## top_level
module top_level(f1,f2,p,in_1,in_2,out,clk,clk2);
input [7:0]in_1, in_2;
input clk;
input clk2;
input [15:0]p;   
input [15:0]f1,f2;  
output [15:0]out;
wire [15:0]a,b;
wire [15:0]r1,r2,r3,r4,r5;
convert inst_1(.float(a), .int8(in_1), .clk(clk));  
convert inst_2(.float(b), .int8(in_2), .clk(clk));
mult inst_3(.B(f1), .C(r1), .A(a), .clk(clk));   
mult inst_4(.B(f2), .C(r2), .A(b), .clk(clk));
main_adder inst_5 (.AA(r1), .BB(r2),.clk(clk), .R_add(r3)); 
mux inst_6(.in1(r4), .in2(p), .sel(clk2), .out(r5));  
main_adder inst_7 (.AA(r3), .BB(r5),.clk(clk), .R_add(r4));  
assign out=r4;
endmodule
clock: 11.0 ns
lec_check: 0
abc_area: 1
cap_margin: 20
cell_pad_in_sites_detail_placement: 2
cell_pad_in_sites_global_placement: 1
core_aspect_ratio: 1.81
core_margin: 9
core_utilization: 53
cts_cluster_diameter: 96
cts_cluster_size: 28
gpl_timing_driven: 0
max_routing_layer: met4
min_routing_layer: met2
place_density_lb_addon: 0.1
slew_margin: 35
run.sh (not shown) runs the stock make flow with config.mk's settings and CLKGATE_MAP_FILE=.
The baseline stopped in detailed placement (3_5_place_dp).
Change:
- ABC_AREA: 1 -> default
- CELL_PAD_IN_SITES_DETAIL_PLACEMENT: 2 -> default
- CELL_PAD_IN_SITES_GLOBAL_PLACEMENT: 1 -> default
- CORE_ASPECT_RATIO: 1.81 -> default
- CORE_MARGIN: 9 -> 2
- CORE_UTILIZATION: 53 -> 72
- CTS_CLUSTER_DIAMETER: 96 -> default
- CTS_CLUSTER_SIZE: 28 -> default
- GPL_TIMING_DRIVEN: 0 -> default
- MAX_ROUTING_LAYER: met4 -> default
- MIN_ROUTING_LAYER: met2 -> default
- PLACE_DENSITY: default -> 0.66
- PLACE_DENSITY_LB_ADDON: 0.1 -> default
- SLEW_MARGIN: 35 -> 20
- clock period: 11.0 -> 10.2 ns (I/O delays scaled with it)
Outcome: The changed run died in global routing (5_1_grt) (ODB-0269); area after synthesis grows by 4.8%; die size falls by 33%; synthesized cell count goes down by 11%.

* * *

Setup of P:
Starting RTL as in the previous note.
==> flow/config.mk <==
export PLATFORM = sky130hd
export DESIGN_NAME = top_level
export DESIGN_NICKNAME = top_level
export VERILOG_FILES = /design/flow/design.v
export SDC_FILE = /design/flow/constraint.sdc
export NUM_CORES = 4
export LEC_CHECK = 0
export ABC_AREA = 1
export CAP_MARGIN = 25
export CELL_PAD_IN_SITES_DETAIL_PLACEMENT = 0
export CORE_MARGIN = 10
export CORE_UTILIZATION = 40
export CTS_CLUSTER_DIAMETER = 319
export CTS_CLUSTER_SIZE = 10
export HOLD_SLACK_MARGIN = 0.23
export MIN_ROUTING_LAYER = met2
export PLACE_DENSITY_LB_ADDON = 0.02
export SLEW_MARGIN = 35
export TNS_END_PERCENT = 85
==> flow/constraint.sdc <==
create_clock -name core_clock -period 7.54 [get_ports {clk}]
set_input_delay 1.5080 -clock core_clock [delete_from_list [all_inputs] [get_ports {clk}]]
set_output_delay 1.5080 -clock core_clock [all_outputs]
set_load 0.01 [all_outputs]
Finished, but not clean: P, with setup timing.
Modified inputs, Q compared to P
==> flow/config.mk <==
export PLATFORM = sky130hd
export DESIGN_NAME = top_level
export DESIGN_NICKNAME = top_level
export VERILOG_FILES = /design/flow/design.v
export SDC_FILE = /design/flow/constraint.sdc
export NUM_CORES = 4
export LEC_CHECK = 0
export CAP_MARGIN = 20
export CORE_MARGIN = 2
export CORE_UTILIZATION = 72
export SETUP_SLACK_MARGIN = -0.2
export SLEW_MARGIN = 20
==> flow/constraint.sdc <==
create_clock -name core_clock -period 10.2 [get_ports {clk}]
set_input_delay 2.0400 -clock core_clock [delete_from_list [all_inputs] [get_ports {clk}]]
set_output_delay 2.0400 -clock core_clock [all_outputs]
set_load 0.01 [all_outputs]
### Flow results
- Q: complete, dirty (setup timing)
- Diff P -> Q: multi-input logic cell count went down by 82; design area went down by 140 sq um.
- Compared with P, in Q non-clock buffer area fraction after layout fell 2.6 points, area occupied by multi-input gates higher, placed instance area -0.93%, via count has decreased.
- For P, the worst setup path endpoint was inst_3.C[14], unlike Q, where it was inst_4.C[14].
- Between P and Q, the count of port buffers added during placement does not differ in any meaningful way.
- [compare] base=P new=Q: clock slew seen by the registers of the worst setup and hold paths neither gained nor lost much.
- Compare P and Q | routability congestion estimate lower: P
Modified inputs, R compared to Q
diff --git a/flow/config.mk b/flow/config.mk
--- a/flow/config.mk
+++ b/flow/config.mk
@@ -9,4 +9,6 @@
 export CORE_MARGIN = 2
 export CORE_UTILIZATION = 72
-export SETUP_SLACK_MARGIN = -0.2
+export CTS_CLUSTER_SIZE = 46
+export PLACE_DENSITY_LB_ADDON = 0.29
+export SETUP_SLACK_MARGIN = 2.43
 export SLEW_MARGIN = 20
==> flow/constraint.sdc <==
create_clock -name core_clock -period 9.38 [get_ports {clk}]
set_input_delay 1.8760 -clock core_clock [delete_from_list [all_inputs] [get_ports {clk}]]
set_output_delay 1.8760 -clock core_clock [all_outputs]
set_load 0.01 [all_outputs]
Results
Looking at post-DP HPWL, R sits 4000 um higher than Q does. From Q to R the numbers moved as follows: core utilization at floorplan shows no meaningful change; area fraction in mux cells shows no meaningful change; maximum number of buffers from clock root to sink shows no meaningful change; number of resized instances in the post-cts repair step shows an increase of 260%. As far as post-synthesis register bit count goes, R and Q are indistinguishable; the numbers are identical. R vs Q: standard cell area after detailed placement up in R. The flow ended early for R: it failed with a tool error in 5_1_grt.
The inputs of S differ from those of R as listed below.
==> flow/config.mk <==
export PLATFORM = sky130hd
export DESIGN_NAME = top_level
export DESIGN_NICKNAME = top_level
export VERILOG_FILES = /design/flow/design.v
export SDC_FILE = /design/flow/constraint.sdc
export NUM_CORES = 4
export LEC_CHECK = 0
export ABC_AREA = 1
export CAP_MARGIN = 20
export CORE_MARGIN = 2
export CORE_UTILIZATION = 70
export SLEW_MARGIN = 20
==> flow/constraint.sdc <==
create_clock -name core_clock -period 18.2 [get_ports {clk}]
set_input_delay 3.6400 -clock core_clock [delete_from_list [all_inputs] [get_ports {clk}]]
set_output_delay 3.6400 -clock core_clock [all_outputs]
set_load 0.01 [all_outputs]
Findings:
No stage failed in S, and the final checks on the layout all came back clean. Looking at area of the chip, S sits 550 sq um below R. Between R and S, initial cell density of the core is lower for S, R comes in above that. In the tables for R and S, post-placement cell count reads higher with S. R → S: area figure in the yosys stat output decreased about 4.6%; net count entering floorplan increased 308. [diff] cell area after synthesis, S relative to R: improvement. S has routability congestion estimate below what R had. As far as flip-flop and latch count after synthesis goes, S and R are indistinguishable; the numbers are identical. Of S and R, it is S that has the lower parity-gate share of the synthesized area counting xor and xnor cells. Higher post-synthesis instance total among R and S: S.
